==> inputs of v7 <==
==> flow/design.v <==
module master (
	input wire clk,
	input wire rst_n,
	input wire [4:0] paddr,
	input wire [31:0] pwdata,
	input wire pwrite_in,
	input wire pready,
	output reg psel,
	output reg penable,
	output reg pwrite,
	output reg [4:0] paddr_out,
	output reg [31:0] pwdata_out
);
reg [1:0] state, next_state;
localparam IDLE = 2'b00;
localparam SETUP = 2'b01;
localparam ACCESS = 2'b10;
localparam WAIT = 2'b11;
always @(posedge clk or negedge rst_n) begin
	if(!rst_n) begin
		state <= IDLE;
	end else begin
		state <= next_state;
	end
end
always @(*) begin
	case (state)
		IDLE: begin
			next_state <=  SETUP; 
		end
		SETUP: begin
			next_state <= ACCESS;
		end
		ACCESS: begin
			next_state <= (pready) ? IDLE : WAIT;
		end
		WAIT: begin
			next_state <= (pready) ? IDLE : WAIT;
		end
	endcase
end
always @(posedge clk or negedge rst_n) begin
	if(!rst_n) begin
		psel <= 1'b0;
		penable <= 1'b0;
		pwrite <= 1'b0;
		paddr_out = 5'h00;
		pwdata_out = 32'h00000000;
	end else begin
		case (state) 
			IDLE: begin
				psel <= 1'b0;
				penable <= 1'b0;
				pwrite <= 1'b0;
			end
			SETUP: begin
				psel <= 1'b1;
				pwrite <= pwrite_in;
			end
			ACCESS: begin
				penable <= 1'b1;
				if(!pready) begin
					paddr_out <= paddr;
					pwdata_out <= pwdata;
				end 
			end
			WAIT: begin	
				if(!pready) begin
					paddr_out <= paddr;
					pwdata_out <= pwdata;
				end
			end
		endcase
	end
end	
endmodule
module slave (
	input wire clk,
	input wire rst_n,
	input wire psel,
	input wire penable,
	input wire pwrite,
	input wire [4:0] paddr,
	input wire [31:0] pwdata,
	output reg pready,
	output reg [31:0] data
);
reg [1:0] state, next_state;
reg [31:0] memory[31:0];
integer i;
reg [2:0] slave_time;
localparam IDLE = 2'b00;
localparam SETUP = 2'b01;
localparam ACCESS = 2'b10;
always @(posedge clk or negedge rst_n) begin
	if(!rst_n) begin
		state <= IDLE;
	end else begin
		state <= next_state;
	end
end
always @(*) begin
	case (state) 
		IDLE: next_state <= (psel) ? SETUP : IDLE; 
		SETUP: next_state <= (psel && penable) ? ACCESS : SETUP;
		ACCESS: next_state <= IDLE;
		default: next_state <= IDLE;
	endcase
end
always @(posedge clk or negedge rst_n) begin
	if(!rst_n) begin
		pready <= 1'b0;
		data <= 32'h00000000;
		for(i = 0; i < 32; i = i + 1) begin
			memory[i] <= 32'h00000000;
		end
		slave_time <= 3'b000;
	end else begin
		if(state == ACCESS) begin
			if(slave_time == 3'b100) begin
				if(pwrite) begin
					memory[paddr] <= pwdata;
					pready <= 1'b1;
					data <= 32'h00000000;
				end else begin
					data <= memory[paddr];
					pready <= 1'b1;
				end
				slave_time <= 3'b000;
			end else begin
				slave_time <= slave_time + 1'b1;
			end
		end else begin
			pready <= 1'b0;
		end
	end
end
endmodule
module top(
	input wire clk,
	input wire rst_n,
	input wire [4:0] paddr,
	input wire [31:0] pwdata,
	input wire pwrite_in,
	output reg [31:0] data,
	output reg pready
);
wire psel, penable, pwrite, pready_internal;
wire [4:0] paddr_internal;
wire [31:0] pwdata_internal, data_out;
master ic1 (
	.clk(clk),
	.rst_n(rst_n),
	.paddr(paddr),
	.pwdata(pwdata),
	.pwrite_in(pwrite_in),
	.pready(pready_internal),
	.psel(psel),
	.penable(penable),
	.pwrite(pwrite),
	.paddr_out(paddr_internal),
	.pwdata_out(pwdata_internal)
);
slave ic2 (
	.clk(clk),
	.rst_n(rst_n),
	.psel(psel),
	.penable(penable),
	.pwrite(pwrite),
	.paddr(paddr_internal),
	.pwdata(pwdata_internal),
	.pready(pready_internal),
	.data(data_out)
);
always @(*) begin
	pready <= pready_internal;
	data <= data_out;
end
endmodule
==> flow/run.sh <==
#!/bin/bash
# the make line also repeats each setting of config.mk as NAME=value (left out here)
make -C /OpenROAD-flow-scripts/flow DESIGN_CONFIG=/design/flow/config.mk WORK_HOME=/design/flow/orfs CLKGATE_MAP_FILE= finish
==> flow/config.mk <==
export PLATFORM = sky130hd
export DESIGN_NAME = top
export DESIGN_NICKNAME = top
export VERILOG_FILES = /design/flow/design.v
export SDC_FILE = /design/flow/constraint.sdc
export NUM_CORES = 4
export LEC_CHECK = 0
export CAP_MARGIN = 20
export CORE_MARGIN = 2
export CORE_UTILIZATION = 40
export PLACE_DENSITY = 0.6
export SLEW_MARGIN = 20
==> flow/constraint.sdc <==
create_clock -name core_clock -period 3.91 [get_ports {clk}]
set_input_delay 0.7820 -clock core_clock [delete_from_list [all_inputs] [get_ports {clk}]]
set_output_delay 0.7820 -clock core_clock [all_outputs]
set_load 0.01 [all_outputs]
==> inputs of v39, as changes to v7 <==
- ABC_AREA: default -> 1
- CORE_ASPECT_RATIO: default -> 1.51
- CORE_MARGIN: 2 -> 7
- CORE_UTILIZATION: 40 -> 46
- CTS_CLUSTER_SIZE: default -> 31
- GPL_TIMING_DRIVEN: default -> 0
- MAX_ROUTING_LAYER: default -> met4
- MIN_ROUTING_LAYER: default -> met2
- PLACE_DENSITY: 0.6 -> default
- PLACE_DENSITY_LB_ADDON: default -> 0.24
- SETUP_SLACK_MARGIN: default -> 0.61
- SLEW_MARGIN: 20 -> 5
- TNS_END_PERCENT: default -> 65
==> flow/constraint.sdc (replaced) <==
create_clock -name core_clock -period 5.14 [get_ports {clk}]
set_input_delay 1.0280 -clock core_clock [delete_from_list [all_inputs] [get_ports {clk}]]
set_output_delay 1.0280 -clock core_clock [all_outputs]
set_load 0.01 [all_outputs]
==> inputs of v28, as changes to v7 <==
- CORE_UTILIZATION: 40 -> 67
- CTS_CLUSTER_SIZE: default -> 95
==> flow/constraint.sdc (replaced) <==
create_clock -name core_clock -period 7.37 [get_ports {clk}]
set_input_delay 1.4740 -clock core_clock [delete_from_list [all_inputs] [get_ports {clk}]]
set_output_delay 1.4740 -clock core_clock [all_outputs]
set_load 0.01 [all_outputs]
==> impl_metrics.yaml <==
# yosys + openroad results
grt:
  grt-ovfl-total: 0
routing:
  routed-wl-met3_um: 20300
  top_layer: "met4"
status:
  outcome: "timing/DRC/antenna clean"
setup_path:
  r2r_cells: 8
  crit_path_start: "ic1.paddr_out[0]"
layout:
  area_growth_pct: 11.6
power:
  ir_worst_vdd_mv: 0.211
sta:
  fmax_mhz: 239
the above is filed under v28

==> impl_metrics.yaml <==
# yosys + openroad results
setup_path:
  crit_path_start: "ic1.paddr_out[2]"
  cp.buffers_inverters: 2
  r2r_cells: 8
status:
  outcome: "timing/DRC/antenna clean"
layout:
  area_growth_pct: 15.3
routing:
  top_layer: "met4"
  routed-wl-met3_um: 13200
sta:
  fmax_mhz: 274
grt:
  grt-ovfl-total: 0
  grt_pass1_wl_um: 252000
power:
  clk-power_w: 0.0115
the above is filed under v7

==> impl_metrics.yaml <==
# yosys + openroad results
placement:
  dpl_cell_area_mm2: 0.0522
synthesis:
  synth_cell_type_count: 28
  ys_sh_simple_pct: 27.2
  synth.avg_cell_area_um2: 8.20
  async_flop_share_pct: 100
  area_leaders: "dfrtp_1 57%, nand2_1 14%, nand3_1 7.4%, o21ai_0 6.4%, o21ai_1 3.9%"
  post-synth-top-area-fraction_pct: 56.6
  muxShareOfSynthArea_pct: 0
  synth_adder_area_share_pct: 0.0512
  ff_type: "dfrtp_1"
grt:
  grtUsageMet3_pct: 99.2
  grt-ovfl-total: 2377
status:
  error: "[ERROR GRT-0116] Global routing finished with congestion. Check the congestion regions in the DRC Viewer."
  outcome: "did not finish"
  haltStage: "global routing (5_1_grt)"
clock_tree:
  post-cts-setup-buffers: 0
  cts.sinks: 1107
the above is filed under v39

No activity file was given, so power comes from the tool's default toggle rates.
